== job 4459 ==
==> flow/design.v (excerpt) <==
module top_rx_surf(
	input 			clk,
	input 			rst_n,
	input 			data_rx,
	output			flag_en_1, 
	output [7:0]	addr_daohang_data,
	output [12:0]	data_rx_end_internet
    );
==> flow/config.mk <==
export PLATFORM = sky130hd
export DESIGN_NAME = top_rx_surf
export DESIGN_NICKNAME = top_rx_surf
export VERILOG_FILES = /design/flow/design.v
export SDC_FILE = /design/flow/constraint.sdc
export NUM_CORES = 4
export LEC_CHECK = 0
export ABC_AREA = 1
export CAP_MARGIN = 20
export CELL_PAD_IN_SITES_DETAIL_PLACEMENT = 2
export CELL_PAD_IN_SITES_GLOBAL_PLACEMENT = 0
export CORE_MARGIN = 3
export CORE_UTILIZATION = 72
export CTS_CLUSTER_DIAMETER = 42
export CTS_CLUSTER_SIZE = 36
export GPL_TIMING_DRIVEN = 0
export HOLD_SLACK_MARGIN = 0.29
export MAX_ROUTING_LAYER = met5
export MIN_ROUTING_LAYER = met2
export PLACE_DENSITY = 0.73
export SLEW_MARGIN = 20
==> flow/constraint.sdc <==
create_clock -name core_clock -period 6.96 [get_ports {clk}]
set_input_delay 1.3920 -clock core_clock [delete_from_list [all_inputs] [get_ports {clk}]]
set_output_delay 1.3920 -clock core_clock [all_outputs]
set_load 0.01 [all_outputs]
run.sh (not shown) runs the stock make flow with config.mk's settings and CLKGATE_MAP_FILE=.
As the logs show, job 4459 stopped at 3_5_place_dp after a tool error, so it never reached the end of the flow.
Modified inputs, job 2702 compared to job 4459
==> flow/config.mk <==
export PLATFORM = sky130hd
export DESIGN_NAME = top_rx_surf
export DESIGN_NICKNAME = top_rx_surf
export VERILOG_FILES = /design/flow/design.v
export SDC_FILE = /design/flow/constraint.sdc
export NUM_CORES = 4
export LEC_CHECK = 0
export CAP_MARGIN = 20
export CORE_MARGIN = 2
export CORE_UTILIZATION = 40
export SLEW_MARGIN = 20
==> flow/constraint.sdc <==
create_clock -name core_clock -period 4.44 [get_ports {clk}]
set_input_delay 0.8880 -clock core_clock [delete_from_list [all_inputs] [get_ports {clk}]]
set_output_delay 0.8880 -clock core_clock [all_outputs]
set_load 0.01 [all_outputs]
Findings:
In summary, job 2702 completed successfully, with a layout that passed the timing, design-rule and antenna checks.
Compared with job 4459, job 2702 shows area figure in the yosys stat output that has gone down by a few percent.
Going from job 4459 to job 2702, initial core utilization dropped 34 points, site row count climbed 34%, core outline area climbed 76%, multiplexer area fraction after synthesis climbed 4.2 points, count of mapped cells out of synthesis dropped about 26%.
Summary — average size of a mapped cell, job 2702 relative to job 4459: higher, by 2.7 µm².
From job 4459 to job 2702 the numbers moved as follows: synthesized area shrank by 4.8%; complex-gate fraction of the synthesized area grew by 0.91 points.
Edits applied to the flow inputs when going from job 2702 to job 4723:
diff --git a/flow/config.mk b/flow/config.mk
--- a/flow/config.mk
+++ b/flow/config.mk
@@ -9,2 +9,5 @@
-export CORE_MARGIN = 2
-export CORE_UTILIZATION = 40
+export CORE_MARGIN = 3
+export CORE_UTILIZATION = 24
+export MAX_ROUTING_LAYER = met4
+export MIN_ROUTING_LAYER = met1
+export SETUP_SLACK_MARGIN = 0.21
==> flow/constraint.sdc <==
create_clock -name core_clock -period 5.92 [get_ports {clk}]
set_input_delay 1.1840 -clock core_clock [delete_from_list [all_inputs] [get_ports {clk}]]
set_output_delay 1.1840 -clock core_clock [all_outputs]
set_load 0.01 [all_outputs]
Job 4723 went all the way through synthesis, placement and routing and the layout is clean on timing, DRC and antenna.
When the final numbers for job 2702 and job 4723 were put side by side, the worst-case setup margin in the final layout turned out to be greater in job 4723.
In the final reports, the cell area of job 4723 is larger than that of job 2702.
Sort job 2702 and job 4723 by worst voltage drop across the vdd grid asc -> top: job 4723
Between job 2702 and job 4723, the flow reports area of placed instances increasing by a few percent.
Standard cell core area, job 2702 and job 4723, lower one = job 2702.
The lower initial cell density of the core of job 2702 and job 4723 is in job 4723.
The final core area utilization of job 4723 is lower than that of job 2702.
Job 4723 ended up with a higher wire length than job 2702 did.
Between job 2702 and job 4723, the routing usage on met2 is higher for job 2702.

Setup of exp/harbor:
Starting RTL as in the previous note.
Settings: LEC_CHECK=0, ABC_AREA=1, CAP_MARGIN=20, CORE_MARGIN=2, CORE_UTILIZATION=70, CTS_CLUSTER_DIAMETER=150, CTS_CLUSTER_SIZE=15, HOLD_SLACK_MARGIN=0.3, PLACE_DENSITY_LB_ADDON=0.06, SETUP_SLACK_MARGIN=0.17, SLEW_MARGIN=20; clock period 2.49 ns.
Although exp/harbor finished all stages, its layout failed final checks on negative setup slack.
> inputs changed (exp/harbor -> exp/nickel)
Settings: SETUP_SLACK_MARGIN no longer set, was 0.17; CTS_CLUSTER_DIAMETER no longer set, was 150; CTS_CLUSTER_SIZE now 29, was 15; ABC_AREA no longer set, was 1; HOLD_SLACK_MARGIN no longer set, was 0.3; CORE_UTILIZATION now 57, was 70; PLACE_DENSITY_LB_ADDON no longer set, was 0.06; the clock period (ns, I/O delays scaled along) now 6.86, was 2.49.
Results
exp/nickel was carried through to the last stage, and its layout satisfied the timing, design-rule and antenna checks.
Worst voltage drop across the vdd grid for exp/nickel is lower than for exp/harbor.
Compared with exp/harbor, exp/nickel improves synthesized cell area.
Going from exp/harbor to exp/nickel, area share of xor/xnor cells in the synthesized design went up by 2.6 points; worst hold slack held; global-route usage saw a decrease; global-route wire length before repair went down by about 30%.
> inputs changed (exp/nickel -> exp/xenon)
Settings: CTS_CLUSTER_SIZE removed (was 29); CORE_UTILIZATION changed from 57 to 62; the clock period (ns, I/O delays scaled along) changed from 6.86 to 9.07.
--- outcome ---
Between exp/nickel and exp/xenon, clock period minus final worst setup slack decreased. Comparing exp/xenon and exp/nickel, largest incremental delay on the critical path is lower on exp/xenon. Total cell area at the placement stage of exp/xenon is on par with exp/nickel. There was hardly any difference in fraction of power consumed by combinational cells between exp/nickel and exp/xenon. Growth of design area from synthesis to finish ended up 1.4 points lower on exp/xenon than on exp/nickel. For exp/xenon, the launching instance or port of the critical path was u_surf_internet_rx.b6[6], unlike exp/nickel, where it was u_surf_internet_rx.b7[6]. Going from exp/nickel to exp/xenon, the total via count in the routed design was found to have gone up by 1.3%.
--- input diff exp/xenon..exp/onyx ---
Settings: an added PLACE_DENSITY_LB_ADDON of 0.01; a change of CORE_UTILIZATION from 62 to 69; a change of the clock period (ns, I/O delays scaled along) from 9.07 to 3.21.
Results
- Summary of exp/xenon and exp/onyx: one run falls short of a clean finish, namely exp/onyx.
- The final report for exp/onyx shows a completed flow and a layout that fails verification, specifically negative setup slack.
- Cell area power density: exp/onyx and exp/xenon compared, lower one is exp/xenon
- Cmp exp/onyx vs exp/xenon: floorplan core density higher in exp/onyx
- Diff exp/xenon -> exp/onyx: routed length on met1 up 1000 µm; routed wire length up about 22%; cell area after layout up 970 µm².
Power figures rest on the tool's default switching activity, not on a simulated workload.
